Design cordic, start of the top module:
module cordic(clk, angle, sine, cosine);
  input clk;
  input signed [31:0] angle;  
  output signed [15:0] sine;  
  output signed [15:0] cosine;
  reg signed [15:0] x [0:12];
  reg signed [15:0] y [0:12];
  reg signed [31:0] z [0:12];
  parameter scaling_factor = 19896;  
  wire [1:0] sector;
  assign sector = angle[31:30];
  assign sine = y[12];
  assign cosine = x[12];
  wire signed [31:0] theta [0:12];
  assign theta [ 0] = 'h20000000;   
  assign theta [ 1] = 'h12E4051D;   
  assign theta [ 2] = 'h9FB385B;    
  assign theta [ 3] = 'h51111D4;    
  assign theta [ 4] = 'h28B0D43;    
  assign theta [ 5] = 'h145D7E1;    
  assign theta [ 6] = 'hA2F61E;     
  assign theta [ 7] = 'h517C55;     
  assign theta [ 8] = 'h28BE53;     
  assign theta [ 9] = 'h145F2E;     
  assign theta [10] = 'hA2F98;      
  assign theta [11] = 'h517CC;      
  assign theta [12] = 'h28BE6;      
  always @(posedge clk)
  begin 
    if (sector == 2'b00) begin
	  x[0] <= scaling_factor;
      y[0] <= 0;
      z[0] <= angle;      
    end
    else if  (sector == 2'b11) begin
	  x[0] <= scaling_factor;
      y[0] <= 0;
      z[0] <= angle;      
    end      
    else if (sector == 2'b01) begin
      x[0] <= -0;
      y[0] <= scaling_factor;
      z[0] <= {2'b00,angle[29:0]};      
    end
    else if (sector == 2'b10) begin
      x[0] <= 0;
      y[0] <= -scaling_factor;
      z[0] <= {2'b11,angle[29:0]};
    end
  end
  genvar i;
  generate
    for (i=0; i<13; i=i+1)
      begin
        wire sgn; 
	assign sgn = z[i][31];  
	wire signed [15:0] xnew, ynew;
        assign xnew = x[i] >>> i;  
        assign ynew = y[i] >>> i;
        always @(posedge clk)
          begin
            if (sgn==1)
              begin
                x[i+1] <= x[i]+ynew;
                y[i+1] <= y[i]-xnew;
                z[i+1] <= z[i]+theta[i];
              end
            else
              begin
  ...
Size in the first run: about 5200 cells after synthesis, roughly 65 I/O pins, about 47000 um^2 of cells after synthesis.
Settings: LEC_CHECK=0, CAP_MARGIN=20, CORE_ASPECT_RATIO=0.88, CORE_MARGIN=2, CORE_UTILIZATION=58, CTS_CLUSTER_SIZE=57, GPL_ROUTABILITY_DRIVEN=1, SLEW_MARGIN=40; clock period 4.74 ns.
run.sh (not shown) runs the stock make flow with config.mk's settings and CLKGATE_MAP_FILE=.
Rerun with:
- CORE_ASPECT_RATIO: 0.88 -> default
- CORE_UTILIZATION: 58 -> 40
- CTS_CLUSTER_SIZE: 57 -> default
- GPL_ROUTABILITY_DRIVEN: 1 -> default
- SLEW_MARGIN: 40 -> 20
- clock period: 4.74 -> 3.5 ns (I/O delays scaled with it)
The changed run ran to the end with no violations. Via count is about the same. Clock skew came out higher by 0.013 ns. Design area came out higher by 3.7%. Global-route usage came out lower by 7.3 points. Synthesized cell count does not change. Routed wire length came out lower by about 0.8%. Worst setup slack got worse by 0.74 ns.
Rerun with:
- ABC_AREA: default -> 1
- CORE_UTILIZATION: 40 -> 72
- CTS_CLUSTER_SIZE: default -> 10
- PLACE_DENSITY: default -> 0.42
- clock period: 3.5 -> 2.59 ns (I/O delays scaled with it)
The new run produced a layout that fails on negative setup slack.
Register-to-register slack loses 0.19 ns.
Final area rose by 25%.
Utilization rose by 35 points.
Critical path depth rose by 2.
Routed wire length rose by 78%.
Rerun with:
- ABC_AREA: 1 -> default
- CORE_UTILIZATION: 72 -> 60
- CTS_CLUSTER_SIZE: 10 -> 98
- PLACE_DENSITY: 0.42 -> default
- clock period: 2.59 -> 2.78 ns (I/O delays scaled with it)
After rerunning: The changed run finished but failed the layout checks on negative setup slack; cell area drops slightly; die area drops by a few percent; wire length drops by a quarter to a third; worst setup slack is worse by 0.32 ns; final cell count drops by a quarter to a third; non-clock buffer count climbs by 1075; via count drops by a quarter to a third.
Rerun with:
- CORE_UTILIZATION: 60 -> 72
- CTS_CLUSTER_DIAMETER: default -> 147
- CTS_CLUSTER_SIZE: 98 -> default
- SETUP_SLACK_MARGIN: default -> 0.49
- clock period: 2.78 -> 3.43 ns (I/O delays scaled with it)
Outcome: The new run finished but failed the layout checks on negative setup slack; die size is lower by 16%; routed wire length rose by 21%; hold slack stays flat; synthesized area stays the same; synthesized cell count is unchanged; count of clock-buffer cells in the layout climbs by 5; worst setup slack improves by 0.29 ns; via count increases by 4.6%; global-route usage is higher by 4.3 points.


cordic again, from the RTL that the note above started with.
clock: 2.99 ns
lec_check: 0
cap_margin: 20
core_margin: 2
core_utilization: 72
cts_cluster_size: 43
gpl_routability_driven: 1
place_density: 0.64
setup_slack_margin: 0.8
slew_margin: 40
The starting point ended with an error in global routing, error DPL-0038.
Next try:
CAP_MARGIN = 5   (was 20)
CTS_CLUSTER_DIAMETER = 147   (was unset)
CTS_CLUSTER_SIZE = unset   (was 43)
GPL_ROUTABILITY_DRIVEN = unset   (was 1)
PLACE_DENSITY = 0.63   (was 0.64)
SETUP_SLACK_MARGIN = 0.49   (was 0.8)
SLEW_MARGIN = 20   (was 40)
clock period = 3.43 ns   (was 2.99 ns; I/O delays follow)
=> The new run completed and failed the layout checks on negative setup slack; synthesized area does not change; die area does not change; synthesized cell count does not change.
Next try:
CAP_MARGIN = 20   (was 5)
CORE_UTILIZATION = 57   (was 72)
CTS_CLUSTER_DIAMETER = unset   (was 147)
PLACE_DENSITY = unset   (was 0.63)
SETUP_SLACK_MARGIN = 0.72   (was 0.49)
clock period = 2.61 ns   (was 3.43 ns; I/O delays follow)
The changed run ran to the end with violations: negative setup slack.
Count of clock-buffer cells in the layout climbs by 4.
Global-route usage went down by 5.2 points.
Wire length fell by 15%.
Maximum frequency grows by about 13%.
Next try:
ABC_AREA = 1   (was unset)
CORE_UTILIZATION = 40   (was 57)
CTS_CLUSTER_SIZE = 10   (was unset)
PLACE_DENSITY_LB_ADDON = 0.12   (was unset)
SETUP_SLACK_MARGIN = 0.93   (was 0.72)
TNS_END_PERCENT = 30   (was unset)
clock period = 3.5 ns   (was 2.61 ns; I/O delays follow)
After rerunning: The changed run went through all stages and came out clean; via count goes up by 29%; setup slack gains 1.4 ns; non-clock buffer count fell by 1449; hold slack stays flat; final area came out lower by 2.6%; utilization falls by 40 points; first-iteration DRC count climbs by 60%.
